==> v37: inputs <==
// DE2_115_Project_Top
module DE2_115_Project_Top (
    input  wire        CLOCK_50,
    input  wire        RST,       
    input  wire [3:0]  KEY,       
    input  wire [17:0] SW,        
    output wire [7:0]  LCD_DATA,
    output wire        LCD_RS,
    output wire        LCD_RW,
    output wire        LCD_EN,
    output wire        LCD_ON,   
    output wire        LCD_BLON
);
Settings: LEC_CHECK=0, ABC_AREA=1, CAP_MARGIN=10, CELL_PAD_IN_SITES_DETAIL_PLACEMENT=2, CELL_PAD_IN_SITES_GLOBAL_PLACEMENT=1, CORE_ASPECT_RATIO=0.57, CORE_MARGIN=2, CORE_UTILIZATION=58, CTS_CLUSTER_DIAMETER=169, CTS_CLUSTER_SIZE=94, GPL_ROUTABILITY_DRIVEN=1, GPL_TIMING_DRIVEN=1, HOLD_SLACK_MARGIN=-0.01, MIN_ROUTING_LAYER=met2, PLACE_DENSITY_LB_ADDON=0.18, SLEW_MARGIN=0, TNS_END_PERCENT=55; clock period 5.76 ns.
run.sh (not shown) runs the stock make flow with config.mk's settings and CLKGATE_MAP_FILE=.
==> inputs of v14, as changes to v37 <==
==> flow/config.mk (replaced) <==
export PLATFORM = sky130hd
export DESIGN_NAME = DE2_115_Project_Top
export DESIGN_NICKNAME = DE2_115_Project_Top
export VERILOG_FILES = /design/flow/design.v
export SDC_FILE = /design/flow/constraint.sdc
export NUM_CORES = 4
export LEC_CHECK = 0
export CAP_MARGIN = 20
export CORE_MARGIN = 2
export CORE_UTILIZATION = 72
export CTS_CLUSTER_DIAMETER = 93
export SLEW_MARGIN = 20
==> flow/constraint.sdc (replaced) <==
create_clock -name core_clock -period 6.82 [get_ports {CLOCK_50}]
set_input_delay 1.3640 -clock core_clock [delete_from_list [all_inputs] [get_ports {CLOCK_50}]]
set_output_delay 1.3640 -clock core_clock [all_outputs]
set_load 0.01 [all_outputs]
==> comparison <==
v37 failed in 3_5_place_dp. v14 reached the layout checks and failed them: negative setup slack. Against v37, the synthesized cell count of v14 is smaller by 23%. Between v37 and v14, the lower synthesized area is in v37 (gap about 1.3%, measured against v14). Die size: v14 is smaller than v37 (18%).
==> figures <==
Combined area of all synthesized cells: v14 36700 um2; v37 36200 um2
Outcome: v14 finished with violations; v37 did not finish
Stage where the flow stopped: v14 -; v37 3_5_place_dp
Reasons for failing layout checks: v14 negative setup slack; v37 -
XOR/XNOR Area Share: v14 4.28%; v37 3.03%
Most used standard cell by instance count after synthesis: v14 sky130_fd_sc_hd__edfxtp_1; v37 sky130_fd_sc_hd__nor2_1
Die Y: v14 230 um; v37 193 um
Tally of unique sky130hd cells used after synthesis: v14 121; v37 80
Synthesized-area fraction occupied by and/or/nand/nor cells: v14 17.7%; v37 23.2%
Horizontal die dimension: v14 230 um; v37 335 um
Synth Area per Inst: v14 10.4 um2; v37 7.92 um2
Die Size: v14 52800 um2; v37 64500 um2
Number of cells in Yosys stat: v14 3513; v37 4572


==> run a: inputs <==
Starting RTL as in the previous note.
make LEC_CHECK=0 CAP_MARGIN=20 CELL_PAD_IN_SITES_GLOBAL_PLACEMENT=0 CORE_ASPECT_RATIO=0.57 CORE_MARGIN=2 CORE_UTILIZATION=67 CTS_CLUSTER_DIAMETER=169 GPL_ROUTABILITY_DRIVEN=1 SLEW_MARGIN=0 finish   # period 2.34 ns
==> run b (differences from run a) <==
--- a/flow/config.mk
+++ b/flow/config.mk
@@ -11,3 +11,3 @@
 export CORE_MARGIN = 2
-export CORE_UTILIZATION = 67
+export CORE_UTILIZATION = 58
 export CTS_CLUSTER_DIAMETER = 169
==> flow/constraint.sdc (replaced) <==
create_clock -name core_clock -period 2.35 [get_ports {CLOCK_50}]
set_input_delay 0.4700 -clock core_clock [delete_from_list [all_inputs] [get_ports {CLOCK_50}]]
set_output_delay 0.4700 -clock core_clock [all_outputs]
set_load 0.01 [all_outputs]
==> qor summary <==
item	run a	run b
Outcome	did not finish	failed layout checks
Stage where the flow stopped	global routing	-
Reasons for failing layout checks	-	negative setup slack
Estimated wirelength of the detail-placed design	94860 µm	89920 µm
# resized after CTS	388	560
Number of placement rows	64	69
Die X	314.0 µm	337.2 µm
Floorplan Core Area	53890 µm²	62420 µm²
Inserted Clock Buffers	47	49
Post-detailed-placement cell area	44570 µm²	44770 µm²
Number of buffers on the longest clock path	3	3
Effective utilization at floorplan	0.6810	0.5880
Post-CTS Repair Setup Buffers	126	203
Die height	180.7 µm	193.9 µm
Placed cell count	4866	4997
Worst Setup Slack post-DPL	-5.923 ns	-5.812 ns
Global placement routability congestion	1.001	1.005
Total die size	56740 µm²	65390 µm²
Complex Gates by Area	0.1403	0.1403
Number of cells in the yosys synthesis report	3513	3513


==> run G: inputs <==
DE2_115_Project_Top again, from the RTL that the note above started with.
clock: 8.44 ns
lec_check: 0
cap_margin: 20
core_margin: 2
core_utilization: 70
setup_slack_margin: -0.8
slew_margin: 20
==> inputs of run K, as changes to run G <==
- CORE_UTILIZATION: 70 -> 49
- SETUP_SLACK_MARGIN: -0.8 -> not set
==> flow/constraint.sdc (replaced) <==
create_clock -name core_clock -period 10.3 [get_ports {CLOCK_50}]
set_input_delay 2.0600 -clock core_clock [delete_from_list [all_inputs] [get_ports {CLOCK_50}]]
set_output_delay 2.0600 -clock core_clock [all_outputs]
set_load 0.01 [all_outputs]
==> run notes <==
Implementation progress

The flow ran to the end and the layout has no timing, DRC or antenna violations. The filler-free cell count of the finished design stands at 4475. The wire length recorded after detailed routing is 104000 µm.

The critical path contains buffers and inverters numbering 4 combined. The maximum fanout encountered on the critical timing path stands at 13. The count of nets after finishing stands at 3685. The core utilization before placement stands at 49.4%.

The tightest slew margin relative to the limit stands at 23.9%. Signal nets in the final route climb as high as met4. The sum of met3 wire segment lengths after detailed routing stands at 7790 µm. The fraction of power consumed by combinational cells stands at 6.9%. Of the available clock period, the critical path in the final layout requires 92.7%. Routing resource usage on met3 recorded by global route was 3.70%. The launch point of the worst register-to-register path is recorded as cpu.lcd_value[1]$_DFFE_PP_. Across all register-to-register paths, the minimum setup slack is 750 ps.
Source of the figures above: run K

==> run notes <==
Implementation progress

The slack of the critical path stands at -301 ps. Of the available clock period, the critical path in the final layout requires 104%. For this run, the final setup violation count is recorded as 5. Per the timing report, the most critical flop-to-flop path originates at cpu.lcd_value[0]$_DFFE_PP_. The flow reports that combinational logic draws 6.8% of the design power. Failing layout checks were recorded as setup timing. Per the slew report, the remaining headroom to the max-slew limit stands at 20.6%. met3 track demand over resource after global routing is 8.48%. The final layout contains 3731 nets. Wires add up to 102000 µm.

The share of the core area taken by cells at floorplan is 71.1%. The sum of met3 wire segment lengths after detailed routing stands at 12300 µm. The run finished, with violations left.
Source of the figures above: run G



==> try-yarrow: inputs <==
DE2_115_Project_Top again, from the RTL that the note above started with.
==> flow/design.v (excerpt) <==
module DE2_115_Project_Top (
    input  wire        CLOCK_50,
    input  wire        RST,       
    input  wire [3:0]  KEY,       
    input  wire [17:0] SW,        
    output wire [7:0]  LCD_DATA,
    output wire        LCD_RS,
    output wire        LCD_RW,
    output wire        LCD_EN,
    output wire        LCD_ON,   
    output wire        LCD_BLON
);
make LEC_CHECK=0 ABC_AREA=1 CAP_MARGIN=20 CELL_PAD_IN_SITES_DETAIL_PLACEMENT=2 CELL_PAD_IN_SITES_GLOBAL_PLACEMENT=1 CORE_ASPECT_RATIO=0.57 CORE_MARGIN=2 CORE_UTILIZATION=58 CTS_CLUSTER_DIAMETER=169 GPL_ROUTABILITY_DRIVEN=1 GPL_TIMING_DRIVEN=0 PLACE_DENSITY_LB_ADDON=0.18 SLEW_MARGIN=0 TNS_END_PERCENT=35 finish   # period 5.76 ns
==> inputs of try-zinc, as changes to try-yarrow <==
==> flow/config.mk (replaced) <==
export PLATFORM = sky130hd
export DESIGN_NAME = DE2_115_Project_Top
export DESIGN_NICKNAME = DE2_115_Project_Top
export VERILOG_FILES = /design/flow/design.v
export SDC_FILE = /design/flow/constraint.sdc
export NUM_CORES = 4
export LEC_CHECK = 0
export ABC_AREA = 1
export CAP_MARGIN = 20
export CELL_PAD_IN_SITES_GLOBAL_PLACEMENT = 0
export CORE_ASPECT_RATIO = 0.92
export CORE_MARGIN = 2
export CORE_UTILIZATION = 72
export CTS_CLUSTER_DIAMETER = 367
export CTS_CLUSTER_SIZE = 13
export GPL_ROUTABILITY_DRIVEN = 1
export PLACE_DENSITY_LB_ADDON = 0.06
export SETUP_SLACK_MARGIN = 0.6
export SLEW_MARGIN = 40
==> flow/constraint.sdc (replaced) <==
create_clock -name core_clock -period 6.99 [get_ports {CLOCK_50}]
set_input_delay 1.3980 -clock core_clock [delete_from_list [all_inputs] [get_ports {CLOCK_50}]]
set_output_delay 1.3980 -clock core_clock [all_outputs]
set_load 0.01 [all_outputs]
==> inputs of try-lagoon, as changes to try-yarrow <==
==> flow/config.mk (replaced) <==
export PLATFORM = sky130hd
export DESIGN_NAME = DE2_115_Project_Top
export DESIGN_NICKNAME = DE2_115_Project_Top
export VERILOG_FILES = /design/flow/design.v
export SDC_FILE = /design/flow/constraint.sdc
export NUM_CORES = 4
export LEC_CHECK = 0
export ABC_AREA = 1
export CAP_MARGIN = 20
export CORE_MARGIN = 2
export CORE_UTILIZATION = 72
export CTS_CLUSTER_DIAMETER = 94
export PLACE_DENSITY_LB_ADDON = 0.04
export SETUP_SLACK_MARGIN = -0.58
export SLEW_MARGIN = 20
==> flow/constraint.sdc (replaced) <==
create_clock -name core_clock -period 5.77 [get_ports {CLOCK_50}]
set_input_delay 1.1540 -clock core_clock [delete_from_list [all_inputs] [get_ports {CLOCK_50}]]
set_output_delay 1.1540 -clock core_clock [all_outputs]
set_load 0.01 [all_outputs]
==> summary of the runs <==
try-yarrow did not get past detailed placement. try-zinc produced a layout that fails on setup timing. try-lagoon finished but failed the layout checks on setup timing. In try-zinc the first-iteration DRC count is smaller than in try-lagoon, by 5.1%. In flip-flop count, try-zinc and try-lagoon do not differ. Synthesized area is the same in try-yarrow and try-zinc. Between try-lagoon and try-zinc, the lower design area is in try-zinc (gap 5.8%, measured against try-zinc). In try-zinc the cell count is lower than in try-lagoon, by about 5%. Between try-zinc and try-lagoon, the lower global-route usage is in try-zinc (gap 3.1 points).
==> figures <==
| quantity | try-yarrow | try-zinc | try-lagoon |
|---|---|---|---|
| Run status | stopped before the end | finished with violations | finished with violations |
| Last stage reached | detailed placement | - | - |
| Reasons for failing layout checks | - | setup timing | setup timing |
| Total Power | - | 0.00640 W | 0.00884 W |
| Net load switching power | - | 0.00160 W | 0.00217 W |
| Worst Max-Slew Pin Slew | - | 985 ps | 1170 ps |
| Resize count post-CTS | - | 103 | 62 |
| Post-CTS setup repair buffer count | - | 93 | 38 |
| Clock skew | - | 24.0 ps | 72.1 ps |
| Half-perimeter wire length after placement | - | 66800 um | 72500 um |
| Maximum root-to-sink buffer count | - | 3 | 3 |
| Count of standard-cell rows | 69 | 78 | 82 |
| DRT met1 WL | - | 39400 um | 39800 um |
| Utilization after layout | - | 83.0% | 87.2% |
| Count of clock tree sinks | - | 522 | 522 |
| Worst Setup EP | - | display_ctrl.lcd_buffer[30][2] | display_ctrl.lcd_buffer[31][3] |
Power figures rest on the tool's default switching activity, not on a simulated workload.
